==> design.v <==
module mp2 #(
    parameter CLK_FREQ = 12000000,
    parameter INTERVAL = CLK_FREQ / 360
)(
    input logic clk,
    input logic rst,
    output logic RGB_R,
    output logic RGB_G,
    output logic RGB_B
);
    logic [31:0] counter;
    logic [8:0] hue;
    logic [7:0] pwm_r, pwm_g, pwm_b;
    logic [7:0] pwm_counter;
    always_ff @(posedge clk) begin
        if (rst) begin
            counter <= 0;
            hue <= 0;
        end
        else if (counter >= INTERVAL)
        begin
            counter <= 0;
            hue <= (hue >= 359) ? 0 : hue + 1;
        end
        else
        begin
            counter <= counter + 1;
        end
    end
    always_comb begin
        pwm_r = (hue < 60) ? 255 :
                (hue < 120) ? (255 * (120 - hue) / 60) :
                (hue < 180) ? 0 :
                (hue < 240) ? 0 :
                (hue < 300) ? (255 * (hue - 240) / 60) :
                255;
        pwm_g = (hue < 60) ? (255 * (hue - 0) / 60) :
                (hue < 180) ? 255 :
                (hue < 240) ? (255 * (240 - hue) / 60) :
                0;
        pwm_b = (hue < 120) ? 0 :
                (hue < 180) ? (255 * (hue - 120) / 60) :
                (hue < 300) ? 255 :
                (hue < 360) ? (255 * (360 - hue) / 60) :
                0;
    end
    always_ff @(posedge clk) begin
        if (rst) pwm_counter <= 0;
        else pwm_counter <= pwm_counter + 1;
    end
    assign {RGB_R, RGB_G, RGB_B} = {pwm_counter < pwm_r, pwm_counter < pwm_g, pwm_counter < pwm_b};
endmodule
==> run.sh <==
#!/bin/bash
# the make line also repeats each setting of config.mk as NAME=value (left out here)
make -C /OpenROAD-flow-scripts/flow DESIGN_CONFIG=/design/flow/config.mk WORK_HOME=/design/flow/orfs CLKGATE_MAP_FILE= finish
==> config.mk <==
export PLATFORM = sky130hd
export DESIGN_NAME = mp2
export DESIGN_NICKNAME = mp2
export VERILOG_FILES = /design/flow/design.v
export SDC_FILE = /design/flow/constraint.sdc
export NUM_CORES = 4
export LEC_CHECK = 0
export CAP_MARGIN = 20
export CORE_MARGIN = 2
export CORE_UTILIZATION = 61
export SLEW_MARGIN = 20
==> constraint.sdc <==
create_clock -name core_clock -period 15.9 [get_ports {clk}]
set_input_delay 3.1800 -clock core_clock [delete_from_list [all_inputs] [get_ports {clk}]]
set_output_delay 3.1800 -clock core_clock [all_outputs]
set_load 0.01 [all_outputs]
==> impl_metrics.json, run 1 <==
{
  "required_ps": 12720,
  "setup_violations": 0,
  "drc": 0,
  "cp_top_family": "AND-OR/OR-AND gates",
  "numCtsBuffers": 5,
  "r2r_setup_slack_ps": 13050,
  "rsz0062_at_grt": "true",
  "cts_tree": "yes",
  "max_freq_mhz": 64.5,
  "fp.dieH_um": 176,
  "cts.root.buffer_cell": "clkbuf_16",
  "yosysChipArea_um2": 18100,
  "power_leader": "combinational logic",
  "p_sw_mw": 1.37,
  "yosys.area_share.simple": 0.127,
  "muxShareOfSynthArea": 0.0103,
  "finalClockPeriodUsage": 0.974,
  "rows": 63,
  "drt_iter0_drc": 1153,
  "topCellsByArea": "fa_1 25%, ha_1 17%, inv_1 8.8%, dfxtp_1 5.4%, xnor2_1 5.3%",
  "max-vdd-ir-drop_uv": 128,
  "htreeDepth": 2,
  "worst_pin_slew_ps": 1070,
  "grt_pass1_wl_um": 85600,
  "diodes": 0,
  "pg_clk_uw": 111,
  "synth_top_area_share": 0.251,
  "crit_end": "RGB_G",
  "hold_end": "counter[15]",
  "crit_fanout": 7,
  "syn_avg_cell_area_um2": 8.19,
  "edf_count": 0,
  "fin_setup_tns_ps": 0,
  "route.vias.total": 16200,
  "flop_cell": "dfxtp_1",
  "synth_cell_types": 102,
  "crit_top_cell": "buf_4",
  "synth_top_cell_by_area": "fa_1",
  "netlist_area_um2": 18100,
  "yosys_cells": 2207,
  "yosys-top-cells-count": "422 x inv_1, 243 x ha_1, 227 x fa_1, 145 x a21oi_1, 134 x nor2_1",
  "leakagePower_nw": 9.78,
  "worst_r2r_path_depth": 12,
  "hold_buffers": 0,
  "setup_slack_ps": 406,
  "skew_ps": 6.11,
  "powerSeq_uw": 128,
  "ant_nets": 0,
  "maxCapViolCount": 0,
  "clockPowerShare": 0.047,
  "timing.hold.ws_ps": 493,
  "crit_arrival_ps": 12310,
  "grt_pass1_vias": 16300,
  "grt-ovfl-total": 0,
  "warnings": 71,
  "outcome": "timing/DRC/antenna clean",
  "pin_count": 5,
  "maxSlewViolCount": 0,
  "placed_cell_area_um2": 19100,
  "cp.depth": 49,
  "core_area_um2": 29400,
  "grt_max_degree": 31,
  "startpoint_type": "flop",
  "via_per_inst": 6.02,
  "fillers": 2436,
  "logic_family": "adder cells",
  "cts_buffer_depth": 2,
  "power_frac_seq": 0.054,
  "whs_path_depth": 2,
  "top_cell": "inv_1",
  "nets": 2772,
  "synthAdderAreaFrac": 0.419,
  "powerDensity_nw_per_um2": 118,
  "dpl.hpwl_um": 44200,
  "critical_path_class": "flop to output pin",
  "postSynthSeqShare": 0.0543,
  "p_sw_frac": 0.574,
  "fp_util": 0.615,
  "clock-sinks": 49,
  "port_buffers": 4,
  "comb-power_mw": 2.14,
  "async_flop_share": 0,
  "endpoint_kind": "output pin",
  "clk_latency_ps": 290,
  "wl_um": 52700,
  "clk_pin_slew_ps": 70,
  "dp_cells": 2650,
  "ys_ff": 49,
  "reg2reg_from": "counter[1]",
  "antenna_found_initial": 0,
  "die_w_um": 176,
  "hold_violations": 0,
  "wl_per_cell_um": 19.6,
  "final_area_um2": 20100,
  "first_pass_iters": 6,
  "startpoint": "hue[1]",
  "globalRouteTotalUtil": 0.348,
  "synthAoiAreaFrac": 0.208,
  "synth-xor-area-share": 0.0805,
  "hp-start": "counter[15]",
  "syn_inst": 2207,
  "syn_to_final_growth_pct": 11.3,
  "slowest_stage": "fa_1",
  "min_period_ps": 15490,
  "crit_buf_inv": 10,
  "max_stage_delay_ps": 530,
  "place_ws_ps": -240,
  "finalNonFillerCells": 2691,
  "worst_hold_path_type": "flop to flop",
  "pwr-share-comb": 0.899,
  "intPower_mw": 1.01,
  "gp_congestion": 0.997,
  "slew_headroom": 0.286,
  "reg2reg_to": "hue[6]",
  "yosysWarnings": 1,
  "chip_area_um2": 31000
}
what timing repair did:
action                                  in CTS  in global routing
endpoints found under the setup margin       3                  3
resized                                     48                 84
gates cloned                                 0                  1
pin swaps                                    9                 22
setup buffers                                7                 25
layer usage:
layer	wire length (um)	track usage
met5	0	0
met4	2180	0.124
met3	3220	0.0422
met2	24400	0.578
met1	23000	0.469
stage by stage:
step | util | total power, mW
2_1_floorplan | - | 1.55
3_3_place_gp | 0.650 | 2.07
3_5_place_dp | 0.650 | 2.10
4_1_cts | 0.665 | 2.25
5_1_grt | 0.684 | 2.60
6_report | 0.684 | 2.38
final cells by class:
class                   count  area, um2  area share
multi-input cells        1696      15900       0.791
inverters                 424       1600      0.0794
repair buffers            124        977      0.0486
flip-flops and latches     49        986      0.0490
well taps                 390        488      0.0243
clock inverters             3       28.8     0.00143
clock buffers               5        125     0.00622
==> run 2, diff against run 1 <==
CORE_UTILIZATION = 70   (was 61)
CTS_CLUSTER_DIAMETER = 197   (was default)
CTS_CLUSTER_SIZE = 35   (was default)
SETUP_SLACK_MARGIN = 4.07   (was default)
clock period = 15.5 ns   (was 15.9 ns; I/O delays follow)
==> run 2 against run 1 <==
Now fails the layout checks on negative setup slack. Combinational power up 27%. Final cell count up 1.5%. Utilization up 19 points. Sequential power up 3%. Count of clock-buffer cells in the layout up 1. Routed wire length up 27%. Sequential share of layout area down 0.32 points. Total power up 25%.
==> impl_metrics.json, run 2 <==
{
  "syn_to_final_growth_pct": 22.2,
  "wl_per_cell_um": 24.5,
  "hp-start": "counter[15]",
  "pwr-share-comb": 0.913,
  "min_period_ps": 15680,
  "logic_family": "adder cells",
  "synthAdderAreaFrac": 0.419,
  "setup_violations": 3,
  "fillers": 1265,
  "chip_area_um2": 27100,
  "startpoint": "hue[3]",
  "fp.dieH_um": 165,
  "whs_path_depth": 2,
  "reg2reg_from": "counter[1]",
  "outcome": "complete, but fails checks",
  "grt_pass1_wl_um": 100000,
  "muxShareOfSynthArea": 0.0103,
  "cts.root.buffer_cell": "clkbuf_16",
  "synth-xor-area-share": 0.0805,
  "pg_clk_uw": 125,
  "numCtsBuffers": 5,
  "leakagePower_nw": 10.5,
  "postSynthSeqShare": 0.0543,
  "hold_end": "counter[15]",
  "syn_inst": 2207,
  "worst_pin_slew_ps": 1070,
  "port_buffers": 4,
  "power_frac_seq": 0.044,
  "via_per_inst": 6.86,
  "clock-sinks": 49,
  "topCellsByArea": "fa_1 25%, ha_1 17%, inv_1 8.8%, dfxtp_1 5.4%, xnor2_1 5.3%",
  "edf_count": 0,
  "fp_util": 0.716,
  "powerSeq_uw": 132,
  "clk_pin_slew_ps": 60,
  "grt-ovfl-total": 0,
  "max-vdd-ir-drop_uv": 186,
  "powerDensity_nw_per_um2": 134,
  "check.faults": "negative setup slack",
  "cts_tree": "yes",
  "place_ws_ps": -223,
  "yosysChipArea_um2": 18100,
  "r2r_setup_slack_ps": 12460,
  "cp_top_family": "AND-OR/OR-AND gates",
  "crit_arrival_ps": 12580,
  "yosys_cells": 2207,
  "flop_cell": "dfxtp_1",
  "nets": 2872,
  "synth_cell_types": 102,
  "placed_cell_area_um2": 19500,
  "finalClockPeriodUsage": 1.01,
  "synthAoiAreaFrac": 0.208,
  "die_w_um": 165,
  "rsz0062_at_grt": "true",
  "crit_fanout": 6,
  "cp.depth": 50,
  "antenna_found_initial": 1,
  "power_leader": "combinational logic",
  "intPower_mw": 1.35,
  "yosys-top-cells-count": "422 x inv_1, 243 x ha_1, 227 x fa_1, 145 x a21oi_1, 134 x nor2_1",
  "warnings": 73,
  "clk_latency_ps": 300,
  "critical_path_class": "flop to output pin",
  "drt_iter0_drc": 2590,
  "core_area_um2": 25300,
  "maxCapViolCount": 0,
  "hold_violations": 0,
  "reg2reg_to": "hue[4]",
  "async_flop_share": 0,
  "final_area_um2": 22100,
  "wl_um": 66900,
  "yosys.area_share.simple": 0.127,
  "top_cell": "inv_1",
  "maxSlewViolCount": 0,
  "pin_count": 5,
  "clockPowerShare": 0.042,
  "ant_nets": 0,
  "skew_ps": 2.76,
  "first_pass_iters": 9,
  "cts_buffer_depth": 2,
  "dpl.hpwl_um": 45500,
  "max_stage_delay_ps": 700,
  "synth_top_cell_by_area": "fa_1",
  "setup_slack_ps": -182,
  "route.vias.total": 18800,
  "crit_buf_inv": 8,
  "htreeDepth": 2,
  "slowest_stage": "fa_1",
  "syn_avg_cell_area_um2": 8.19,
  "utilization": 0.875,
  "grt_max_degree": 30,
  "drc": 0,
  "endpoint_kind": "output pin",
  "seq_area_um2": 1010,
  "logic_area_um2": 17100,
  "slew_headroom": 0.282,
  "synth_top_area_share": 0.251,
  "p_sw_frac": 0.546,
  "ys_ff": 49,
  "worst_hold_path_type": "flop to flop",
  "max_freq_mhz": 63.8,
  "hold_buffers": 0,
  "p_sw_mw": 1.62,
  "power_mw": 2.97,
  "gp_congestion": 1.07,
  "startpoint_type": "flop",
  "crit_end": "RGB_G",
  "comb-power_mw": 2.71,
  "yosysWarnings": 1,
  "rows": 58,
  "required_ps": 12400,
  "grt_pass1_vias": 18800,
  "globalRouteTotalUtil": 0.479,
  "netlist_area_um2": 18100,
  "worst_r2r_path_depth": 12
}
-- run 2: timing repair --
action / in CTS / in global routing
setup endpoints to repair: 3 / 3
hold endpoints to repair: 0 / 0
gates resized: 257 / 55
pin swaps: 134 / 59
setup buffers: 117 / 16
-- run 2: metal layers --
metal  wire length, um  up-vias  global-route usage
met2             29900     1557               0.779
met3              8950      505               0.144
li1                  -     7828                   -
met5                80        -             0.00947
met1             22700     8859               0.564
met4              5290        4               0.275
-- run 2: final cells by class --
class | instances | share of cell area
well taps | 330 | 0.0187
flip-flops and latches | 49 | 0.0458
clock buffers | 6 | 0.00583
repair buffers | 225 | 0.0821
multi-input cells | 1695 | 0.772
inverters | 424 | 0.0737
clock inverters | 2 | 0.00176
diodes | 1 | 0.000113
-- run 2: metrics by stage --
| step | hold slack [ps] | setup TNS [ps] | instances |
|---|---|---|---|
| 2_1_floorplan | 438 | 0 | 2222 |
| 3_3_place_gp | 452 | 0 | 2590 |
| 3_5_place_dp | 485 | -351 | 2590 |
| 4_1_cts | 508 | 0 | 2715 |
| 5_1_grt | 531 | -1550 | 2731 |
| 6_report | 505 | -288 | 2732 |
==> run 3, diff against run 2 <==
ABC_AREA = 0   (was default)
CAP_MARGIN = 15   (was 20)
CTS_CLUSTER_DIAMETER = 233   (was 197)
MIN_ROUTING_LAYER = met1   (was default)
SETUP_SLACK_MARGIN = 2.13   (was 4.07)
TNS_END_PERCENT = 85   (was default)
clock period = 12.9 ns   (was 15.5 ns; I/O delays follow)
==> run 3 against run 2 <==
The flow now stops in global routing (5_1_grt). Synthesized area unchanged. Die size did not move. Synthesized cell count unchanged.
==> impl_metrics.json, run 3 <==
{
  "outcome": "aborted with a tool error",
  "stop_stage": "global routing (5_1_grt)",
  "error_line": "[ERROR GRT-0116] Global routing finished with congestion. Check the congestion regions in the DRC Viewer.",
  "ys_ff": 49,
  "die_w_um": 165,
  "fp.dieH_um": 165,
  "yosys-top-cells-count": "422 x inv_1, 243 x ha_1, 227 x fa_1, 145 x a21oi_1, 134 x nor2_1",
  "edf_count": 0,
  "dpl.hpwl_um": 58700,
  "cts_buffer_depth": 2,
  "postSynthSeqShare": 0.0543,
  "synth_top_cell_by_area": "fa_1",
  "cts.root.buffer_cell": "clkbuf_16",
  "rows": 58,
  "top_cell": "inv_1",
  "yosys_cells": 2207,
  "flop_cell": "dfxtp_1",
  "synth_cell_types": 102,
  "yosysWarnings": 1,
  "htreeDepth": 2,
  "yosysChipArea_um2": 18100,
  "core_area_um2": 25300,
  "globalRouteTotalUtil": 0.909,
  "synth-xor-area-share": 0.0805,
  "async_flop_share": 0,
  "clock-sinks": 49,
  "placed_cell_area_um2": 23000,
  "yosys.area_share.simple": 0.127,
  "topCellsByArea": "fa_1 25%, ha_1 17%, inv_1 8.8%, dfxtp_1 5.4%, xnor2_1 5.3%",
  "gp_congestion": 1.11,
  "syn_avg_cell_area_um2": 8.19,
  "fp_util": 0.716,
  "synth_top_area_share": 0.251,
  "synthAoiAreaFrac": 0.208,
  "grt-ovfl-total": 852,
  "muxShareOfSynthArea": 0.0103,
  "pin_count": 5,
  "syn_inst": 2207,
  "numCtsBuffers": 5,
  "chip_area_um2": 27100,
  "logic_family": "adder cells",
  "port_buffers": 4,
  "synthAdderAreaFrac": 0.419,
  "netlist_area_um2": 18100
}
## run 3: per-stage QoR
step / worst slack, ps / std cells
global placement: -1410 / 3055
detailed placement: -1930 / 3055
CTS: -1280 / 3108
floorplan: -822 / 2222
## run 3: what timing repair did
item | 4_1_cts
hold buffers | 0
pin swaps | 89
gates resized | 171
buffers inserted | 43
cloned | 2
endpoints found under the setup margin | 3
hold endpoints to repair | 0
## run 3: metal layers
metal | GRT overflow | global-route usage
met5 | 1 | 0.472
met4 | 277 | 0.982
met3 | 20 | 0.780
met2 | 539 | 1.08
met1 | 15 | 0.857
==> run 4, diff against run 3 <==
ABC_AREA = default   (was 0)
CAP_MARGIN = 20   (was 15)
CORE_UTILIZATION = 64   (was 70)
CTS_CLUSTER_DIAMETER = default   (was 233)
CTS_CLUSTER_SIZE = default   (was 35)
MIN_ROUTING_LAYER = default   (was met1)
SETUP_SLACK_MARGIN = 5.0   (was 2.13)
TNS_END_PERCENT = default   (was 85)
clock period = 20.4 ns   (was 12.9 ns; I/O delays follow)
==> run 4 against run 3 <==
Now clean on timing, DRC and antenna. Synthesized area unchanged. Synthesized cell count unchanged. Die size up 9.1%.
==> impl_metrics.json, run 4 <==
{
  "outcome": "timing/DRC/antenna clean",
  "yosysChipArea_um2": 18100,
  "logic_family": "adder cells",
  "drc": 0,
  "core_area_um2": 27800,
  "wl_um": 58100,
  "edf_count": 0,
  "die_w_um": 172,
  "fp.dieH_um": 172,
  "yosys-top-cells-count": "422 x inv_1, 243 x ha_1, 227 x fa_1, 145 x a21oi_1, 134 x nor2_1",
  "placed_cell_area_um2": 18900,
  "endpoint_kind": "output pin",
  "htreeDepth": 2,
  "powerSeq_uw": 100,
  "wl_per_cell_um": 21.2,
  "cts.root.buffer_cell": "clkbuf_16",
  "syn_to_final_growth_pct": 21.7,
  "finalNonFillerCells": 2742,
  "netlist_area_um2": 18100,
  "synth_top_area_share": 0.251,
  "clockPowerShare": 0.037,
  "pin_count": 5,
  "hold_violations": 0,
  "r2r_setup_slack_ps": 17560,
  "powerDensity_nw_per_um2": 98.4,
  "async_flop_share": 0,
  "max_freq_mhz": 62.3,
  "fp_util": 0.651,
  "ys_ff": 49,
  "postSynthSeqShare": 0.0543,
  "via_per_inst": 6.30,
  "max-vdd-ir-drop_uv": 147,
  "synth-xor-area-share": 0.0805,
  "first_pass_iters": 7,
  "crit_fanout": 7,
  "dpl.hpwl_um": 42500,
  "numCtsBuffers": 5,
  "finalClockPeriodUsage": 0.787,
  "crit_buf_inv": 9,
  "synthAdderAreaFrac": 0.419,
  "startpoint_type": "flop",
  "worst_hold_path_type": "flop to flop",
  "syn_inst": 2207,
  "ant_nets": 0,
  "rsz0062_at_grt": "true",
  "cp.depth": 46,
  "antenna_found_initial": 0,
  "max_stage_delay_ps": 550,
  "synth_top_cell_by_area": "fa_1",
  "cp_top_family": "AND-OR/OR-AND gates",
  "leakagePower_nw": 10.4,
  "hp-start": "counter[15]",
  "clk_latency_ps": 290,
  "required_ps": 16320,
  "crit_top_cell": "buf_4",
  "diodes": 0,
  "pg_clk_uw": 81.0,
  "drt_iter0_drc": 1815,
  "port_buffers": 4,
  "crit_end": "RGB_B",
  "setup_violations": 0,
  "grt_max_degree": 31,
  "grt_pass1_wl_um": 87600,
  "yosys_cells": 2207,
  "grt-ovfl-total": 0,
  "yosys.area_share.simple": 0.127,
  "yosysWarnings": 1,
  "startpoint": "hue[1]",
  "reg2reg_to": "hue[8]",
  "top_cell": "inv_1",
  "maxCapViolCount": 0,
  "fillers": 1980,
  "flop_cell": "dfxtp_1",
  "crit_arrival_ps": 11980,
  "clock-sinks": 49,
  "final_area_um2": 22000,
  "muxShareOfSynthArea": 0.0103,
  "cts_buffer_depth": 2,
  "p_sw_frac": 0.554,
  "route.vias.total": 17300,
  "clk_pin_slew_ps": 70,
  "hold_end": "counter[15]",
  "fin_setup_tns_ps": 0,
  "min_period_ps": 16060,
  "place_ws_ps": 2270,
  "rows": 61,
  "grt_pass1_vias": 16900,
  "chip_area_um2": 29600,
  "p_sw_mw": 1.20,
  "comb-power_mw": 1.98,
  "topCellsByArea": "fa_1 25%, ha_1 17%, inv_1 8.8%, dfxtp_1 5.4%, xnor2_1 5.3%",
  "slew_headroom": 0.287,
  "synthAoiAreaFrac": 0.208,
  "dp_cells": 2563,
  "globalRouteTotalUtil": 0.383,
  "maxSlewViolCount": 0,
  "nets": 2835,
  "power_frac_seq": 0.046,
  "logic_area_um2": 17300,
  "whs_path_depth": 2,
  "warnings": 72,
  "synth_cell_types": 102,
  "power_mw": 2.17,
  "utilization": 0.792,
  "syn_avg_cell_area_um2": 8.19,
  "cts_tree": "yes",
  "pwr-share-comb": 0.916,
  "worst_r2r_path_depth": 12,
  "worst_pin_slew_ps": 1060,
  "intPower_uw": 966,
  "skew_ps": 7.95,
  "timing.hold.ws_ps": 485,
  "setup_slack_ps": 4340,
  "seq_area_um2": 1010,
  "slowest_stage": "fa_2",
  "power_leader": "combinational logic",
  "gp_congestion": 0.978,
  "critical_path_class": "flop to output pin",
  "reg2reg_from": "counter[1]",
  "hold_buffers": 0
}
[run 4: per-layer routing]
metal	part of all wire	up-vias	GRT usage
li1	-	7759	-
met1	0.40	8352	0.479
met2	0.46	897	0.624
met3	0.091	273	0.0881
met4	0.056	0	0.196
met5	0	-	0
[run 4: repair_timing]
item                       in CTS  in global routing
gates resized                 263                 71
cloned                          2                  1
pin swaps                     115                 74
setup buffers                 132                 36
setup endpoints to repair       3                  3
hold endpoints to repair        0                  0
[run 4: layout make-up]
cell class                 instances  area share
timing repair buffer             186      0.0673
clock inverter                     2    0.000626
multi-input combinational       1697       0.784
clock buffer                       6     0.00586
inverter                         424      0.0745
tap                              378      0.0215
sequential                        49      0.0460
==> run 5, diff against run 4 <==
CORE_UTILIZATION = 71   (was 64)
CTS_CLUSTER_DIAMETER = 218   (was default)
CTS_CLUSTER_SIZE = 32   (was default)
HOLD_SLACK_MARGIN = 0.29   (was default)
SETUP_SLACK_MARGIN = default   (was 5.0)
clock period = 15.1 ns   (was 20.4 ns; I/O delays follow)
==> run 5 against run 4 <==
Now fails the layout checks on negative setup slack. Count of clock-buffer cells in the layout stayed put. Synthesized area did not move. Via count increased by 9.5%. Critical endpoint is now RGB_G. Largest power group unchanged.
==> impl_metrics.json, run 5 <==
{
  "grt_pass1_wl_um": 90900,
  "htreeDepth": 2,
  "slew_headroom": 0.191,
  "cp.depth": 49,
  "clock-sinks": 49,
  "outcome": "complete, but fails checks",
  "netlist_area_um2": 18100,
  "topCellsByArea": "fa_1 25%, ha_1 17%, inv_1 8.8%, dfxtp_1 5.4%, xnor2_1 5.3%",
  "startpoint_type": "flop",
  "synth_top_cell_by_area": "fa_1",
  "worst_pin_slew_ps": 1210,
  "leakagePower_nw": 10.4,
  "intPower_mw": 1.33,
  "warnings": 70,
  "antenna_found_initial": 2,
  "skew_ps": 11.8,
  "yosys.area_share.simple": 0.127,
  "wl_per_cell_um": 24.8,
  "top_cell": "inv_1",
  "dpl.hpwl_um": 45700,
  "core_area_um2": 25100,
  "critical_path_class": "flop to output pin",
  "maxSlewViolCount": 0,
  "grt_max_degree": 31,
  "cts_tree": "yes",
  "pg_clk_uw": 138,
  "gp_congestion": 1.08,
  "fp_util": 0.720,
  "syn_inst": 2207,
  "yosys-top-cells-count": "422 x inv_1, 243 x ha_1, 227 x fa_1, 145 x a21oi_1, 134 x nor2_1",
  "syn_avg_cell_area_um2": 8.19,
  "syn_to_final_growth_pct": 20.2,
  "clk_latency_ps": 310,
  "comb-power_mw": 2.81,
  "synthAdderAreaFrac": 0.419,
  "crit_arrival_ps": 12260,
  "check.faults": "negative setup slack",
  "max_stage_delay_ps": 560,
  "reg2reg_from": "counter[1]",
  "clk_pin_slew_ps": 70,
  "cp_top_family": "AND-OR/OR-AND gates",
  "diodes": 0,
  "wl_um": 68000,
  "edf_count": 0,
  "min_period_ps": 15280,
  "worst_hold_path_type": "flop to flop",
  "startpoint": "hue[0]",
  "logic_family": "adder cells",
  "flop_cell": "dfxtp_1",
  "timing.hold.ws_ps": 518,
  "hold_buffers": 0,
  "seq_area_um2": 1000,
  "slowest_stage": "fa_1",
  "powerDensity_nw_per_um2": 142,
  "async_flop_share": 0,
  "cts_buffer_depth": 2,
  "reg2reg_to": "hue[2]",
  "crit_buf_inv": 10,
  "cts.root.buffer_cell": "clkbuf_16",
  "whs_path_depth": 2,
  "grt-ovfl-total": 0,
  "p_sw_mw": 1.75,
  "first_pass_iters": 11,
  "max-vdd-ir-drop_uv": 196,
  "setup_slack_ps": -184,
  "hold_violations": 0,
  "yosys_cells": 2207,
  "crit_end": "RGB_G",
  "maxCapViolCount": 0,
  "crit_fanout": 15,
  "pwr-share-comb": 0.911,
  "muxShareOfSynthArea": 0.0103,
  "fillers": 1253,
  "drt_iter0_drc": 2761,
  "port_buffers": 4,
  "rows": 58,
  "chip_area_um2": 26800,
  "pin_count": 5,
  "logic_area_um2": 16700,
  "required_ps": 12080,
  "synthAoiAreaFrac": 0.208,
  "yosysWarnings": 1,
  "setup_violations": 2,
  "nets": 2878,
  "yosysChipArea_um2": 18100,
  "globalRouteTotalUtil": 0.431,
  "hp-start": "counter[15]",
  "fin_setup_tns_ps": -321,
  "synth-xor-area-share": 0.0805,
  "worst_r2r_path_depth": 12,
  "finalClockPeriodUsage": 1.01,
  "power_leader": "combinational logic",
  "drc": 0,
  "postSynthSeqShare": 0.0543,
  "fp.dieH_um": 164,
  "p_sw_frac": 0.567,
  "endpoint_kind": "output pin",
  "die_w_um": 164,
  "powerSeq_uw": 136,
  "max_freq_mhz": 65.4,
  "synth_cell_types": 102,
  "utilization": 0.866,
  "ant_nets": 0,
  "clockPowerShare": 0.045,
  "hold_end": "counter[15]",
  "r2r_setup_slack_ps": 11880,
  "ys_ff": 49,
  "numCtsBuffers": 5,
  "crit_top_cell": "buf_4",
  "via_per_inst": 6.92,
  "grt_pass1_vias": 17800,
  "route.vias.total": 18900,
  "power_frac_seq": 0.044,
  "synth_top_area_share": 0.251
}
## run 5: layout make-up
type	count	area share
multi-input cells	1695	0.768
clock inverters	2	0.00173
inverters	424	0.0742
clock buffers	6	0.00639
well taps	330	0.0190
repair buffers	231	0.0841
flip-flops and latches	49	0.0462
## run 5: metal layers
layer  wire length (um)  GRT usage  share of wire
met1              22900      0.531           0.34
met2              30600      0.720           0.45
met5                 59          0        0.00087
met3               8450     0.0901           0.12
met4               6040      0.214          0.089
## run 5: what timing repair did
item	CTS	global route
endpoints found under the setup margin	3	3
gates resized	97	225
buffers inserted	18	50
pin swaps	20	83
## run 5: per-stage QoR
step | worst slack (ps) | std cells | power, mW | cell area [um2]
global route | -556 | 2737 | 3.24 | 21700
CTS | 148 | 2688 | 2.54 | 20300
detailed placement | -537 | 2662 | 2.33 | 19600
floorplan | 12.0 | 2222 | 1.63 | 18200
global placement | -181 | 2662 | 2.25 | 19600
finish | -184 | 2737 | 3.08 | 21700
==> run 6, diff against run 5 <==
CAP_MARGIN = 0   (was 20)
CTS_CLUSTER_DIAMETER = 260   (was 218)
MAX_ROUTING_LAYER = met4   (was default)
PLACE_DENSITY_LB_ADDON = 0.0   (was default)
SETUP_SLACK_MARGIN = 4.2   (was default)
==> run 6 against run 5 <==
The flow now stops in global routing (5_1_grt). Die size unchanged. Synthesized cell count unchanged. Synthesized area stayed put.
==> impl_metrics.json, run 6 <==
{
  "fp.dieH_um": 164,
  "chip_area_um2": 26800,
  "yosys.area_share.simple": 0.127,
  "cts.root.buffer_cell": "clkbuf_16",
  "muxShareOfSynthArea": 0.0103,
  "postSynthSeqShare": 0.0543,
  "async_flop_share": 0,
  "yosys_cells": 2207,
  "synthAdderAreaFrac": 0.419,
  "netlist_area_um2": 18100,
  "synth_top_area_share": 0.251,
  "numCtsBuffers": 5,
  "dp_cells": 2622,
  "die_w_um": 164,
  "rows": 58,
  "yosysWarnings": 1,
  "gp_congestion": 1.12,
  "outcome": "aborted with a tool error",
  "pin_count": 5,
  "core_area_um2": 25100,
  "clock-sinks": 49,
  "synthAoiAreaFrac": 0.208,
  "topCellsByArea": "fa_1 25%, ha_1 17%, inv_1 8.8%, dfxtp_1 5.4%, xnor2_1 5.3%",
  "grt-ovfl-total": 6,
  "stop_stage": "global routing (5_1_grt)",
  "syn_avg_cell_area_um2": 8.19,
  "synth_cell_types": 102,
  "error_line": "[ERROR GRT-0232] Routing congestion too high. Check the congestion heatmap in the GUI.",
  "flop_cell": "dfxtp_1",
  "edf_count": 0,
  "cts_buffer_depth": 2,
  "globalRouteTotalUtil": 0.652,
  "dpl.hpwl_um": 46600,
  "synth-xor-area-share": 0.0805,
  "port_buffers": 4,
  "synth_top_cell_by_area": "fa_1",
  "placed_cell_area_um2": 19700,
  "ys_ff": 49,
  "yosys-top-cells-count": "422 x inv_1, 243 x ha_1, 227 x fa_1, 145 x a21oi_1, 134 x nor2_1",
  "fp_util": 0.720,
  "logic_family": "adder cells",
  "htreeDepth": 2,
  "syn_inst": 2207,
  "yosysChipArea_um2": 18100,
  "top_cell": "inv_1"
}
==> run 6: what timing repair did <==
action / CTS
setup buffers: 130
pin swaps: 124
endpoints found under the hold margin: 0
cloned: 0
gates resized: 235
setup endpoints to repair: 3
hold buffers: 0
==> run 6: metrics by stage <==
stage	power (mW)	worst slack, ps	setup TNS, ps
after CTS	2.77	701	0
after global placement	2.24	-234	-406
after floorplan	1.71	938	0
after detailed placement	2.30	-540	-1210
==> run 6: routing by layer <==
| metal | track usage | GRT overflow |
|---|---|---|
| met1 | 0.653 | 0 |
| met2 | 0.875 | 4 |
| met3 | 0.396 | 0 |
| met4 | 0.593 | 2 |
| met5 | - | - |
==> run 7, diff against run 6 <==
CAP_MARGIN = 20   (was 0)
CORE_MARGIN = 8   (was 2)
CORE_UTILIZATION = 49   (was 71)
CTS_CLUSTER_DIAMETER = 385   (was 260)
CTS_CLUSTER_SIZE = 95   (was 32)
HOLD_SLACK_MARGIN = default   (was 0.29)
MAX_ROUTING_LAYER = default   (was met4)
PLACE_DENSITY = 0.48   (was default)
PLACE_DENSITY_LB_ADDON = default   (was 0.0)
SETUP_SLACK_MARGIN = -0.58   (was 4.2)
TNS_END_PERCENT = 10   (was default)
clock period = 30.0 ns   (was 15.1 ns; I/O delays follow)
==> run 7 against run 6 <==
Synthesized cell count did not move. Synthesized area did not move. Die size rose by 62%. Now clean on timing, DRC and antenna.
==> impl_metrics.json, run 7 <==
{
  "nets": 2671,
  "reg2reg_to": "hue[4]",
  "first_pass_iters": 7,
  "grt-ovfl-total": 0,
  "worst_r2r_path_depth": 7,
  "met3_length_um": 2440,
  "required_ps": 24000,
  "core_area_um2": 36400,
  "pg_clk_uw": 64.7,
  "htreeDepth": 2,
  "dpl.hpwl_um": 45800,
  "yosys.area_share.simple": 0.127,
  "post_cts_buffers": 0,
  "synth-xor-area-share": 0.0805,
  "topCellsByArea": "fa_1 25%, ha_1 17%, inv_1 8.8%, dfxtp_1 5.4%, xnor2_1 5.3%",
  "startpoint": "hue[7]",
  "cts_resized": 0,
  "fp.dieH_um": 208,
  "crit_arrival_ps": 16010,
  "yosysChipArea_um2": 18100,
  "crit_end": "RGB_G",
  "globalRouteTotalUtil": 0.250,
  "yosys_cells": 2207,
  "grt_pass1_vias": 15400,
  "powerDensity_nw_per_um2": 63.5,
  "cp_top_family": "AND-OR/OR-AND gates",
  "wl_met2_um": 24800,
  "setup_violations": 0,
  "p_sw_frac": 0.576,
  "syn_to_final_growth_pct": 4.37,
  "grt_pass1_wl_um": 87500,
  "crit_top_cell": "inv_1",
  "hold_violations": 0,
  "dr.max_layer_used": "met4",
  "clockPowerShare": 0.054,
  "logic_family": "adder cells",
  "rows": 70,
  "synth_top_cell_by_area": "fa_1",
  "cts_buffer_depth": 2,
  "muxShareOfSynthArea": 0.0103,
  "max_stage_delay_ps": 770,
  "r2r_setup_slack_ps": 27030,
  "maxCapViolCount": 0,
  "pwr-share-comb": 0.889,
  "synth_cell_types": 102,
  "min_period_ps": 22010,
  "pin_count": 5,
  "slowest_stage": "a211oi_1",
  "grt_max_degree": 31,
  "skew_ps": 10.4,
  "max-vdd-ir-drop_uv": 54.3,
  "via_per_inst": 5.77,
  "finalNonFillerCells": 2668,
  "crit_fanout": 13,
  "wl_per_cell_um": 20.1,
  "comb-power_mw": 1.07,
  "hp-start": "counter[15]",
  "whs_path_depth": 2,
  "intPower_uw": 508,
  "clock-sinks": 49,
  "cts_tree": "yes",
  "hold_end": "counter[15]",
  "ys_ff": 49,
  "clk_latency_ps": 300,
  "fin_setup_tns_ps": 0,
  "dp_cells": 2660,
  "drt_iter0_drc": 1057,
  "cp.depth": 47,
  "postSynthSeqShare": 0.0543,
  "max_freq_mhz": 45.4,
  "critical_path_class": "flop to output pin",
  "async_flop_share": 0,
  "worst_hold_path_type": "flop to flop",
  "slew_headroom": 0.279,
  "synthAdderAreaFrac": 0.419,
  "hold_buffers": 0,
  "endpoint_kind": "output pin",
  "drc": 0,
  "p_sw_uw": 690,
  "synth_top_area_share": 0.251,
  "fp_util": 0.496,
  "reg2reg_from": "hue[7]",
  "startpoint_type": "flop",
  "finalClockPeriodUsage": 0.734,
  "cts.root.buffer_cell": "clkbuf_16",
  "syn_inst": 2207,
  "power_leader": "combinational logic",
  "numCtsBuffers": 5,
  "antenna_found_initial": 0,
  "leakagePower_nw": 9.16,
  "maxSlewViolCount": 0,
  "chip_area_um2": 43300,
  "edf_count": 0,
  "ant_nets": 0,
  "diodes": 0,
  "flop_cell": "dfxtp_1",
  "route.vias.total": 15400,
  "clk_pin_slew_ps": 70,
  "synthAoiAreaFrac": 0.208,
  "wl_met1_um": 25400,
  "port_buffers": 4,
  "netlist_area_um2": 18100,
  "gp_congestion": 0.929,
  "yosys-top-cells-count": "422 x inv_1, 243 x ha_1, 227 x fa_1, 145 x a21oi_1, 134 x nor2_1",
  "worst_pin_slew_ps": 1070,
  "yosysWarnings": 1,
  "die_w_um": 208,
  "top_cell": "inv_1",
  "power_frac_seq": 0.057,
  "wl_um": 53700,
  "rsz0062_at_grt": "false",
  "warnings": 70,
  "crit_buf_inv": 7,
  "powerSeq_uw": 68.4,
  "outcome": "timing/DRC/antenna clean",
  "syn_avg_cell_area_um2": 8.19
}
[run 7: area by class of cell]
class	count	area (um2)
fillers	3589	17600
multi-input cells	1695	15400
inverters	424	1590
flip-flops and latches	49	981
well taps	468	586
repair buffers	24	190
clock buffers	6	129
clock inverters	2	38.8
[run 7: metal layers]
metal	vias up	GRT usage
met5	-	0
met4	0	0.0438
met3	63	0.0189
met2	417	0.415
met1	7503	0.358
li1	7412	-
[run 7: per-stage QoR]
| step | area [um2] | setup WS, ps | util | hold WS (ps) | power (mW) |
|---|---|---|---|---|---|
| finish | 18900 | 7990 | 0.518 | 485 | 1.20 |
| floorplan | 18100 | 10830 | - | 438 | 0.823 |
| CTS | 18900 | 8340 | 0.518 | 485 | 1.19 |
| global placement | 18700 | 8920 | 0.513 | 458 | 1.11 |
| global route | 18900 | 6720 | 0.518 | 520 | 1.33 |
| detailed placement | 18700 | 8720 | 0.513 | 469 | 1.12 |
==> run 8, diff against run 7 <==
ABC_AREA = 1   (was default)
CORE_MARGIN = 2   (was 8)
CORE_UTILIZATION = 72   (was 49)
CTS_CLUSTER_DIAMETER = 389   (was 385)
CTS_CLUSTER_SIZE = 100   (was 95)
PLACE_DENSITY = 0.4   (was 0.48)
SETUP_SLACK_MARGIN = default   (was -0.58)
clock period = 12.2 ns   (was 30.0 ns; I/O delays follow)
==> run 8 against run 7 <==
The run now fails in global routing (5_1_grt). Synthesized cell count is 18% higher. Synthesized area is 1.6% higher. Die size is 38% lower.
==> impl_metrics.json, run 8 <==
{
  "outcome": "aborted with a tool error",
  "stop_stage": "global routing (5_1_grt)",
  "error_line": "[ERROR GRT-0116] Global routing finished with congestion. Check the congestion regions in the DRC Viewer.",
  "syn_inst": 2605,
  "pin_count": 5,
  "syn_avg_cell_area_um2": 7.06,
  "port_buffers": 4,
  "fp.dieH_um": 164,
  "topCellsByArea": "fa_1 25%, ha_1 17%, inv_1 12%, nand2_1 10%, dfxtp_1 5.3%",
  "fp_util": 0.732,
  "dpl.hpwl_um": 56000,
  "top_cell": "inv_1",
  "edf_count": 0,
  "synth_top_cell_by_area": "fa_1",
  "yosysChipArea_um2": 18400,
  "grt-ovfl-total": 5,
  "yosys_cells": 2605,
  "yosysWarnings": 1,
  "rows": 58,
  "cts_buffer_depth": 2,
  "muxShareOfSynthArea": 0.00170,
  "flop_cell": "dfxtp_1",
  "ys_ff": 49,
  "synth-xor-area-share": 0.0500,
  "placed_cell_area_um2": 22400,
  "yosys.area_share.simple": 0.234,
  "htreeDepth": 2,
  "async_flop_share": 0,
  "synth_top_area_share": 0.247,
  "synth_cell_types": 66,
  "gp_congestion": 1.04,
  "clock-sinks": 49,
  "synthAoiAreaFrac": 0.110,
  "numCtsBuffers": 5,
  "synthAdderAreaFrac": 0.413,
  "cts.root.buffer_cell": "clkbuf_16",
  "yosys-top-cells-count": "601 x inv_1, 513 x nand2_1, 243 x ha_1, 227 x fa_1, 161 x nand3_1",
  "core_area_um2": 25100,
  "postSynthSeqShare": 0.0534,
  "globalRouteTotalUtil": 0.668,
  "netlist_area_um2": 18400,
  "chip_area_um2": 26800,
  "place_ws_ps": -1910,
  "logic_family": "adder cells",
  "die_w_um": 164
}
-- run 8: repair_timing --
action,in CTS
setup buffers,11
setup endpoints to repair,3
hold endpoints to repair,0
resized,139
pin swaps,54
hold buffers,0
-- run 8: layer usage --
layer,track usage,GRT overflow
met1,0.668,0
met2,0.907,2
met3,0.424,0
met4,0.675,3
met5,0.100,0
-- run 8: through the flow --
step / util / cells / TNS (ps)
floorplan: - / 2620 / -48.3
global placement: 0.891 / 3375 / -3680
detailed placement: 0.891 / 3375 / -5680
CTS: 0.922 / 3394 / -4090
==> run 9, diff against run 8 <==
ABC_AREA = default   (was 1)
CAP_MARGIN = 15   (was 20)
CELL_PAD_IN_SITES_DETAIL_PLACEMENT = 0   (was default)
CELL_PAD_IN_SITES_GLOBAL_PLACEMENT = 1   (was default)
CORE_MARGIN = 6   (was 2)
CORE_UTILIZATION = 40   (was 72)
CTS_CLUSTER_DIAMETER = 72   (was 389)
CTS_CLUSTER_SIZE = default   (was 100)
GPL_ROUTABILITY_DRIVEN = 1   (was default)
GPL_TIMING_DRIVEN = 1   (was default)
HOLD_SLACK_MARGIN = 0.13   (was default)
MAX_ROUTING_LAYER = met4   (was default)
MIN_ROUTING_LAYER = met2   (was default)
PLACE_DENSITY = 0.57   (was 0.4)
TNS_END_PERCENT = 40   (was 10)
clock period = 30.0 ns   (was 12.2 ns; I/O delays follow)
==> run 9 against run 8 <==
The run now finishes clean. Die size grew 88%. Synthesized cell count shrank 15%. Synthesized area shrank 1.6%.
==> impl_metrics.json, run 9 <==
{
  "warnings": 70,
  "cts_resized": 0,
  "drt_iter0_drc": 3975,
  "synth-xor-area-share": 0.0805,
  "min_period_ps": 22170,
  "fp_util": 0.407,
  "logic_area_um2": 15400,
  "fillers": 4533,
  "grt_pass1_vias": 24400,
  "maxSlewViolCount": 0,
  "finalClockPeriodUsage": 0.739,
  "fp.dieH_um": 225,
  "crit_end": "RGB_G",
  "pwr-share-comb": 0.897,
  "antenna_found_initial": 3,
  "numCtsBuffers": 5,
  "startpoint_type": "flop",
  "skew_ps": 9.13,
  "cts_buffer_depth": 2,
  "powerDensity_nw_per_um2": 65.1,
  "logic_family": "adder cells",
  "rsz0062_at_grt": "false",
  "drc": 0,
  "globalRouteTotalUtil": 0.373,
  "htreeDepth": 2,
  "crit_arrival_ps": 16170,
  "async_flop_share": 0,
  "wl_um": 60800,
  "clk_pin_slew_ps": 80,
  "yosys_cells": 2207,
  "comb-power_mw": 1.11,
  "via_per_inst": 7.78,
  "setup_violations": 0,
  "critical_path_class": "flop to output pin",
  "hp-start": "counter[15]",
  "syn_to_final_growth_pct": 5.52,
  "hold_violations": 0,
  "cp_top_family": "AND-OR/OR-AND gates",
  "powerSeq_uw": 68.5,
  "seq_area_um2": 981,
  "muxShareOfSynthArea": 0.0103,
  "reg2reg_from": "hue[7]",
  "core_area_um2": 44400,
  "synth_cell_types": 102,
  "wl_met1_um": 0,
  "max_stage_delay_ps": 790,
  "top_cell": "inv_1",
  "yosysWarnings": 1,
  "met3_length_um": 26200,
  "synthAdderAreaFrac": 0.419,
  "power_frac_seq": 0.055,
  "slowest_stage": "dfxtp_1",
  "grt_max_degree": 31,
  "dr.max_layer_used": "met4",
  "p_sw_uw": 742,
  "crit_top_cell": "inv_1",
  "nets": 2674,
  "fin_setup_tns_ps": 0,
  "yosys-top-cells-count": "422 x inv_1, 243 x ha_1, 227 x fa_1, 145 x a21oi_1, 134 x nor2_1",
  "clockPowerShare": 0.047,
  "grt-ovfl-total": 0,
  "first_pass_iters": 11,
  "flop_cell": "dfxtp_1",
  "synthAoiAreaFrac": 0.208,
  "crit_fanout": 13,
  "crit_buf_inv": 7,
  "slew_headroom": 0.238,
  "grt_pass1_wl_um": 93900,
  "yosysChipArea_um2": 18100,
  "pg_clk_uw": 58.9,
  "edf_count": 0,
  "r2r_setup_slack_ps": 26870,
  "synth_top_cell_by_area": "fa_1",
  "power_leader": "combinational logic",
  "die_w_um": 225,
  "startpoint": "hue[7]",
  "endpoint_kind": "output pin",
  "whs_path_depth": 2,
  "rows": 77,
  "hold_end": "counter[15]",
  "yosys.area_share.simple": 0.127,
  "port_buffers": 4,
  "netlist_area_um2": 18100,
  "wl_per_cell_um": 21.6,
  "worst_r2r_path_depth": 7,
  "ant_nets": 0,
  "clock-sinks": 49,
  "topCellsByArea": "fa_1 25%, ha_1 17%, inv_1 8.8%, dfxtp_1 5.4%, xnor2_1 5.3%",
  "syn_inst": 2207,
  "required_ps": 24000,
  "outcome": "timing/DRC/antenna clean",
  "post_cts_buffers": 0,
  "cts.root.buffer_cell": "clkbuf_16",
  "gp_congestion": 1.00,
  "p_sw_frac": 0.597,
  "worst_pin_slew_ps": 1140,
  "wl_met2_um": 29400,
  "maxCapViolCount": 0,
  "synth_top_area_share": 0.251,
  "max_freq_mhz": 45.1,
  "route.vias.total": 21900,
  "utilization": 0.430,
  "max-vdd-ir-drop_uv": 72.7,
  "intPower_uw": 500,
  "hold_buffers": 0,
  "leakagePower_nw": 9.17,
  "dpl.hpwl_um": 49000,
  "worst_hold_path_type": "flop to flop",
  "cts_tree": "yes",
  "postSynthSeqShare": 0.0543,
  "chip_area_um2": 50400,
  "reg2reg_to": "hue[8]",
  "ys_ff": 49,
  "pin_count": 5,
  "syn_avg_cell_area_um2": 8.19,
  "cp.depth": 47,
  "timing.hold.ws_ps": 493,
  "clk_latency_ps": 300
}
## run 9: final cells by class
cell class,count,area share
well taps,592,0.0388
clock inverters,3,0.00131
flip-flops and latches,49,0.0514
repair buffers,27,0.0111
clock buffers,5,0.00656
diodes,17,0.00223
inverters,424,0.0834
multi-input cells,1695,0.805
## run 9: stage by stage
step | power (mW) | area (um2) | std cells | worst slack [ps]
after floorplan | 0.823 | 18100 | 2222 | 10830
after global placement | 1.15 | 18900 | 2787 | 8650
after detailed placement | 1.15 | 18900 | 2787 | 8560
after CTS | 1.22 | 19000 | 2795 | 8180
after global routing | 1.38 | 19100 | 2809 | 6480
final | 1.24 | 19100 | 2812 | 7830
## run 9: layer usage
layer,global-route usage,up-vias
li1,-,7380
met1,-,7875
met2,0.424,6010
met3,0.522,611
met4,0.0456,0
met5,-,-
==> run 10, diff against run 9 <==
CAP_MARGIN = 20   (was 15)
CELL_PAD_IN_SITES_DETAIL_PLACEMENT = default   (was 0)
CELL_PAD_IN_SITES_GLOBAL_PLACEMENT = default   (was 1)
CORE_MARGIN = 2   (was 6)
CORE_UTILIZATION = 71   (was 40)
CTS_CLUSTER_DIAMETER = 203   (was 72)
CTS_CLUSTER_SIZE = 76   (was default)
GPL_ROUTABILITY_DRIVEN = default   (was 1)
GPL_TIMING_DRIVEN = default   (was 1)
HOLD_SLACK_MARGIN = default   (was 0.13)
MAX_ROUTING_LAYER = default   (was met4)
MIN_ROUTING_LAYER = default   (was met2)
PLACE_DENSITY = default   (was 0.57)
SETUP_SLACK_MARGIN = -0.89   (was default)
TNS_END_PERCENT = default   (was 40)
clock period = 13.9 ns   (was 30.0 ns; I/O delays follow)
==> run 10 against run 9 <==
The flow now stops in global routing (5_1_grt). Synthesized area did not move. Die size fell by 47%. Synthesized cell count did not move.
==> impl_metrics.json, run 10 <==
{
  "fp.dieH_um": 164,
  "synth_top_area_share": 0.251,
  "synth_cell_types": 102,
  "top_cell": "inv_1",
  "stop_stage": "global routing (5_1_grt)",
  "syn_avg_cell_area_um2": 8.19,
  "gp_congestion": 1.06,
  "yosys-top-cells-count": "422 x inv_1, 243 x ha_1, 227 x fa_1, 145 x a21oi_1, 134 x nor2_1",
  "synthAdderAreaFrac": 0.419,
  "clock-sinks": 49,
  "muxShareOfSynthArea": 0.0103,
  "htreeDepth": 2,
  "logic_family": "adder cells",
  "yosys_cells": 2207,
  "yosysWarnings": 1,
  "yosys.area_share.simple": 0.127,
  "pin_count": 5,
  "postSynthSeqShare": 0.0543,
  "hold_buffers": 0,
  "die_w_um": 164,
  "place_ws_ps": -1500,
  "numCtsBuffers": 5,
  "synth_top_cell_by_area": "fa_1",
  "fp_util": 0.720,
  "core_area_um2": 25100,
  "placed_cell_area_um2": 22100,
  "netlist_area_um2": 18100,
  "syn_inst": 2207,
  "chip_area_um2": 26800,
  "ys_ff": 49,
  "synthAoiAreaFrac": 0.208,
  "synth-xor-area-share": 0.0805,
  "flop_cell": "dfxtp_1",
  "yosysChipArea_um2": 18100,
  "dpl.hpwl_um": 53900,
  "cts.root.buffer_cell": "clkbuf_16",
  "topCellsByArea": "fa_1 25%, ha_1 17%, inv_1 8.8%, dfxtp_1 5.4%, xnor2_1 5.3%",
  "outcome": "aborted with a tool error",
  "edf_count": 0,
  "port_buffers": 4,
  "rows": 58,
  "cts_buffer_depth": 2,
  "async_flop_share": 0
}
## run 10: timing repair
item                       CTS
setup endpoints to repair    3
buffers inserted            18
pin swaps                   17
resized                     80
## run 10: metrics by stage
| step | hold slack, ps | utilization | power [mW] | std cells |
|---|---|---|---|---|
| 3_3_place_gp | 451 | 0.879 | 2.80 | 2990 |
| 3_5_place_dp | 488 | 0.879 | 2.95 | 2990 |
| 2_1_floorplan | 438 | - | 1.78 | 2222 |
| 4_1_cts | 536 | 0.902 | 3.14 | 3015 |
==> run 11, diff against run 10 <==
CAP_MARGIN = 15   (was 20)
CORE_UTILIZATION = 72   (was 71)
CTS_CLUSTER_DIAMETER = 234   (was 203)
CTS_CLUSTER_SIZE = 58   (was 76)
MAX_ROUTING_LAYER = met4   (was default)
PLACE_DENSITY = 0.35   (was default)
SETUP_SLACK_MARGIN = default   (was -0.89)
clock period = 28.2 ns   (was 13.9 ns; I/O delays follow)
==> run 11 against run 10 <==
Now clean on timing, DRC and antenna. Synthesized cell count did not move. Die size down 1.4%. Synthesized area stayed put.
==> impl_metrics.json, run 11 <==
{
  "via_per_inst": 6.50,
  "pwr-share-comb": 0.891,
  "max_stage_delay_ps": 780,
  "intPower_uw": 531,
  "powerDensity_nw_per_um2": 66.9,
  "wl_um": 51300,
  "drc": 0,
  "syn_avg_cell_area_um2": 8.19,
  "wl_met2_um": 23500,
  "dpl.hpwl_um": 42700,
  "crit_fanout": 13,
  "wl_per_cell_um": 20.3,
  "nets": 2670,
  "leakagePower_nw": 9.15,
  "chip_area_um2": 26400,
  "cp_top_family": "AND-OR/OR-AND gates",
  "synth_top_cell_by_area": "fa_1",
  "rows": 57,
  "critical_path_class": "flop to output pin",
  "ant_nets": 0,
  "grt_pass1_wl_um": 84000,
  "postSynthSeqShare": 0.0543,
  "clockPowerShare": 0.051,
  "hold_end": "counter[15]",
  "placed_cell_area_um2": 18500,
  "flop_cell": "dfxtp_1",
  "syn_inst": 2207,
  "crit_end": "RGB_G",
  "reg2reg_to": "hue[8]",
  "rsz0062_at_grt": "false",
  "hold_buffers": 0,
  "grt_pass1_vias": 16400,
  "syn_to_final_growth_pct": 3.22,
  "synth_cell_types": 102,
  "route.vias.total": 16400,
  "cp.depth": 47,
  "synth-xor-area-share": 0.0805,
  "slowest_stage": "dfxtp_1",
  "topCellsByArea": "fa_1 25%, ha_1 17%, inv_1 8.8%, dfxtp_1 5.4%, xnor2_1 5.3%",
  "maxSlewViolCount": 0,
  "clk_pin_slew_ps": 70,
  "yosysChipArea_um2": 18100,
  "synthAoiAreaFrac": 0.208,
  "port_buffers": 4,
  "whs_path_depth": 2,
  "yosys-top-cells-count": "422 x inv_1, 243 x ha_1, 227 x fa_1, 145 x a21oi_1, 134 x nor2_1",
  "power_leader": "combinational logic",
  "final_area_um2": 18700,
  "grt-ovfl-total": 0,
  "dr.max_layer_used": "met4",
  "clock-sinks": 49,
  "skew_ps": 6.94,
  "hp-start": "counter[15]",
  "worst_pin_slew_ps": 1070,
  "powerSeq_uw": 72.9,
  "pg_clk_uw": 63.1,
  "warnings": 70,
  "worst_hold_path_type": "flop to flop",
  "maxCapViolCount": 0,
  "numCtsBuffers": 5,
  "synth_top_area_share": 0.251,
  "met3_length_um": 4820,
  "startpoint": "hue[7]",
  "max-vdd-ir-drop_uv": 76.9,
  "drt_iter0_drc": 1898,
  "die_w_um": 162,
  "gp_congestion": 1.04,
  "worst_r2r_path_depth": 7,
  "clk_latency_ps": 290,
  "fp.dieH_um": 162,
  "power_frac_seq": 0.058,
  "yosysWarnings": 1,
  "finalClockPeriodUsage": 0.757,
  "top_cell": "inv_1",
  "cts_tree": "yes",
  "ys_ff": 49,
  "crit_arrival_ps": 15710,
  "reg2reg_from": "hue[7]",
  "crit_top_cell": "inv_1",
  "cts.root.buffer_cell": "clkbuf_16",
  "startpoint_type": "flop",
  "endpoint_kind": "output pin",
  "p_sw_frac": 0.574,
  "fin_setup_tns_ps": 0,
  "yosys.area_share.simple": 0.127,
  "timing.hold.ws_ps": 515,
  "required_ps": 22560,
  "htreeDepth": 2,
  "hold_violations": 0,
  "slew_headroom": 0.282,
  "antenna_found_initial": 0,
  "edf_count": 0,
  "async_flop_share": 0,
  "fp_util": 0.739,
  "globalRouteTotalUtil": 0.411,
  "wl_met1_um": 20600,
  "setup_violations": 0,
  "diodes": 0,
  "muxShareOfSynthArea": 0.0103,
  "r2r_setup_slack_ps": 25100,
  "comb-power_mw": 1.11,
  "logic_family": "adder cells",
  "synthAdderAreaFrac": 0.419,
  "crit_buf_inv": 7,
  "outcome": "timing/DRC/antenna clean",
  "min_period_ps": 21350,
  "cts_resized": 0,
  "grt_max_degree": 31,
  "p_sw_uw": 717,
  "post_cts_buffers": 0,
  "cts_buffer_depth": 2,
  "core_area_um2": 24500,
  "netlist_area_um2": 18100,
  "pin_count": 5,
  "first_pass_iters": 6,
  "yosys_cells": 2207,
  "max_freq_mhz": 46.8
}
[run 11: layout make-up]
class | instances | area, um2
Clock inverter | 3 | 28.8
Multi-Input combinational cell | 1695 | 15300
Timing Repair Buffer | 23 | 183
Clock buffer | 5 | 125
Fill cell | 1825 | 5800
Sequential cell | 49 | 981
Inverter | 424 | 1590
Tap cell | 324 | 405
[run 11: routing by layer]
layer	track usage	vias up
li1	-	7414
met3	0.0749	209
met2	0.658	894
met5	-	-
met4	0.159	0
met1	0.522	7877
[run 11: per-stage QoR]
| stage | power [mW] | instances | util | worst slack [ps] |
|---|---|---|---|---|
| global placement | 1.13 | 2515 | 0.757 | 7810 |
| detailed placement | 1.15 | 2515 | 0.757 | 7550 |
| CTS | 1.22 | 2523 | 0.763 | 7180 |
| finish | 1.25 | 2523 | 0.763 | 6850 |
| global route | 1.37 | 2523 | 0.763 | 5760 |
| floorplan | 0.875 | 2222 | - | 9390 |
==> run 12, diff against run 11 <==
ABC_AREA = 1   (was default)
CAP_MARGIN = 20   (was 15)
CORE_UTILIZATION = 63   (was 72)
CTS_CLUSTER_DIAMETER = default   (was 234)
CTS_CLUSTER_SIZE = 100   (was 58)
MAX_ROUTING_LAYER = default   (was met4)
PLACE_DENSITY = default   (was 0.35)
clock period = 15.3 ns   (was 28.2 ns; I/O delays follow)
==> run 12 against run 11 <==
Still clean. Global-route usage decreased by 8.0 points. Utilization decreased by 6.4 points. Cell area increased by 7.4%. Register-to-register slack got worse by 13000 ps. Critical path depth increased by 44. Die size increased by 16%. Non-clock buffer count increased by 43. Highest routed layer unchanged.
==> impl_metrics.json, run 12 <==
{
  "powerDensity_nw_per_um2": 108,
  "crit_fanout": 10,
  "drc": 0,
  "worst_r2r_path_depth": 7,
  "flop_cell": "dfxtp_1",
  "placed_cell_area_um2": 19000,
  "numCtsBuffers": 5,
  "rows": 62,
  "clk_pin_slew_ps": 70,
  "required_ps": 12240,
  "postSynthSeqShare": 0.0534,
  "slew_headroom": 0.465,
  "p_sw_mw": 1.27,
  "core_area_um2": 28700,
  "startpoint": "hue[3]",
  "max-vdd-ir-drop_uv": 92.5,
  "wl_per_cell_um": 16.5,
  "synthAoiAreaFrac": 0.110,
  "logic_family": "adder cells",
  "top_cell": "inv_1",
  "whs_path_depth": 2,
  "clockPowerShare": 0.053,
  "fp_util": 0.640,
  "cp_top_family": "simple AND/OR/NAND/NOR gates",
  "synth_top_area_share": 0.247,
  "yosys_cells": 2605,
  "diodes": 0,
  "power_leader": "combinational logic",
  "yosys.area_share.simple": 0.234,
  "startpoint_type": "flop",
  "pin_count": 5,
  "powerSeq_uw": 134,
  "yosys-top-cells-count": "601 x inv_1, 513 x nand2_1, 243 x ha_1, 227 x fa_1, 161 x nand3_1",
  "hold_end": "counter[15]",
  "hold_violations": 0,
  "topCellsByArea": "fa_1 25%, ha_1 17%, inv_1 12%, nand2_1 10%, dfxtp_1 5.3%",
  "grt_pass1_vias": 16400,
  "synth_top_cell_by_area": "fa_1",
  "finalClockPeriodUsage": 0.958,
  "via_per_inst": 5.47,
  "synth_cell_types": 66,
  "first_pass_iters": 6,
  "p_sw_frac": 0.586,
  "clock-sinks": 49,
  "chip_area_um2": 30600,
  "cts_tree": "yes",
  "nets": 3133,
  "cp.depth": 91,
  "reg2reg_from": "hue[0]",
  "gp_congestion": 0.977,
  "crit_top_cell": "nand2_1",
  "muxShareOfSynthArea": 0.00170,
  "crit_buf_inv": 13,
  "power_mw": 2.17,
  "netlist_area_um2": 18400,
  "port_buffers": 4,
  "dpl.hpwl_um": 42600,
  "die_w_um": 175,
  "synth-xor-area-share": 0.0500,
  "cts_buffer_depth": 2,
  "clk_latency_ps": 290,
  "skew_ps": 2.64,
  "grt_pass1_wl_um": 81500,
  "ant_nets": 0,
  "critical_path_class": "flop to output pin",
  "min_period_ps": 14660,
  "final_area_um2": 20100,
  "intPower_uw": 897,
  "worst_pin_slew_ps": 799,
  "route.vias.total": 16700,
  "maxSlewViolCount": 0,
  "ys_ff": 49,
  "worst_hold_path_type": "flop to flop",
  "max_freq_mhz": 68.2,
  "maxCapViolCount": 0,
  "fp.dieH_um": 175,
  "pg_clk_uw": 114,
  "syn_avg_cell_area_um2": 7.06,
  "leakagePower_nw": 10.8,
  "endpoint_kind": "output pin",
  "crit_arrival_ps": 11600,
  "grt_max_degree": 28,
  "reg2reg_to": "hue[7]",
  "power_frac_seq": 0.062,
  "yosysWarnings": 1,
  "synthAdderAreaFrac": 0.413,
  "async_flop_share": 0,
  "syn_inst": 2605,
  "antenna_found_initial": 0,
  "drt_iter0_drc": 1409,
  "yosysChipArea_um2": 18400,
  "crit_end": "RGB_G",
  "htreeDepth": 2,
  "globalRouteTotalUtil": 0.331,
  "cts.root.buffer_cell": "clkbuf_16",
  "setup_violations": 0,
  "pwr-share-comb": 0.886,
  "edf_count": 0,
  "r2r_setup_slack_ps": 12280,
  "comb-power_mw": 1.92,
  "hp-start": "counter[14]",
  "grt-ovfl-total": 0,
  "wl_um": 50100,
  "outcome": "timing/DRC/antenna clean",
  "warnings": 70,
  "slowest_stage": "fa_1",
  "syn_to_final_growth_pct": 9.10,
  "max_stage_delay_ps": 550
}
==> run 12: stage by stage <==
stage / TNS (ps) / std cells / hold WS, ps / setup slack, ps / util
after floorplan: 0 / 2620 / 433 / 1720 / -
after global placement: 0 / 3008 / 448 / 481 / 0.663
after detailed placement: 0 / 3008 / 463 / 1.77 / 0.663
after CTS: 0 / 3019 / 473 / 24.5 / 0.671
after global routing: -435 / 3046 / 500 / -167 / 0.699
final: 0 / 3046 / 468 / 636 / 0.699
==> run 12: layout make-up <==
| type | instances | area [um2] |
|---|---|---|
| Inverter | 630 | 2400 |
| Fill cell | 2532 | 8650 |
| Sequential cell | 49 | 1010 |
| Clock buffer | 5 | 125 |
| Tap cell | 384 | 480 |
| Clock inverter | 3 | 28.8 |
| Multi-Input combinational cell | 1909 | 15500 |
| Timing Repair Buffer | 66 | 512 |
==> run 12: routing by layer <==
metal	share of wire	wire [um]	GRT usage	vias to the layer above
met5	0	0	0	-
met4	0.030	1490	0.0903	0
met3	0.062	3130	0.0296	77
met2	0.46	23300	0.544	536
met1	0.44	22200	0.468	7846
li1	-	-	-	8201
==> run 12: timing repair <==
| item | CTS | global route |
|---|---|---|
| pin swaps | 3 | 27 |
| resized | 13 | 159 |
| endpoints found under the setup margin | 3 | 3 |
| hold buffers | 0 | 0 |
| setup buffers | 3 | 27 |
==> run 13, diff against run 12 <==
CAP_MARGIN = 40   (was 20)
CELL_PAD_IN_SITES_GLOBAL_PLACEMENT = 3   (was default)
CORE_UTILIZATION = 68   (was 63)
CTS_CLUSTER_DIAMETER = 317   (was default)
CTS_CLUSTER_SIZE = 14   (was 100)
HOLD_SLACK_MARGIN = 0.14   (was default)
PLACE_DENSITY_LB_ADDON = 0.02   (was default)
SETUP_SLACK_MARGIN = 0.32   (was default)
SLEW_MARGIN = 5   (was 20)
TNS_END_PERCENT = 45   (was default)
clock period = 30.0 ns   (was 15.3 ns; I/O delays follow)
==> run 13 against run 12 <==
The run now fails in global placement without I/O (3_1_place_gp_skip_io). Synthesized cell count stayed put. Synthesized area unchanged. Die size decreased by 7.2%.
==> impl_metrics.json, run 13 <==
{
  "stop_stage": "global placement without I/O (3_1_place_gp_skip_io)",
  "outcome": "aborted with a tool error",
  "yosysChipArea_um2": 18400,
  "synth_top_cell_by_area": "fa_1",
  "muxShareOfSynthArea": 0.00170,
  "logic_family": "adder cells",
  "synthAdderAreaFrac": 0.413,
  "ys_ff": 49,
  "core_area_um2": 26700,
  "edf_count": 0,
  "yosys.area_share.simple": 0.234,
  "die_w_um": 168,
  "yosys_cells": 2605,
  "fp_util": 0.688,
  "chip_area_um2": 28400,
  "rows": 60,
  "top_cell": "inv_1",
  "yosys-top-cells-count": "601 x inv_1, 513 x nand2_1, 243 x ha_1, 227 x fa_1, 161 x nand3_1",
  "syn_avg_cell_area_um2": 7.06,
  "error_line": "[ERROR FLW-0024] Place density exceeds 1.0 (current PLACE_DENSITY_LB_ADDON =  0.02). Please check if the value of  PLACE_DENSITY_LB_ADDON is between 0 and 0.99.",
  "synth_top_area_share": 0.247,
  "synthAoiAreaFrac": 0.110,
  "async_flop_share": 0,
  "flop_cell": "dfxtp_1",
  "topCellsByArea": "fa_1 25%, ha_1 17%, inv_1 12%, nand2_1 10%, dfxtp_1 5.3%",
  "postSynthSeqShare": 0.0534,
  "yosysWarnings": 1,
  "fp.dieH_um": 168,
  "netlist_area_um2": 18400,
  "syn_inst": 2605,
  "synth-xor-area-share": 0.0500,
  "synth_cell_types": 66
}
Power is estimated from default activity; no workload was simulated.
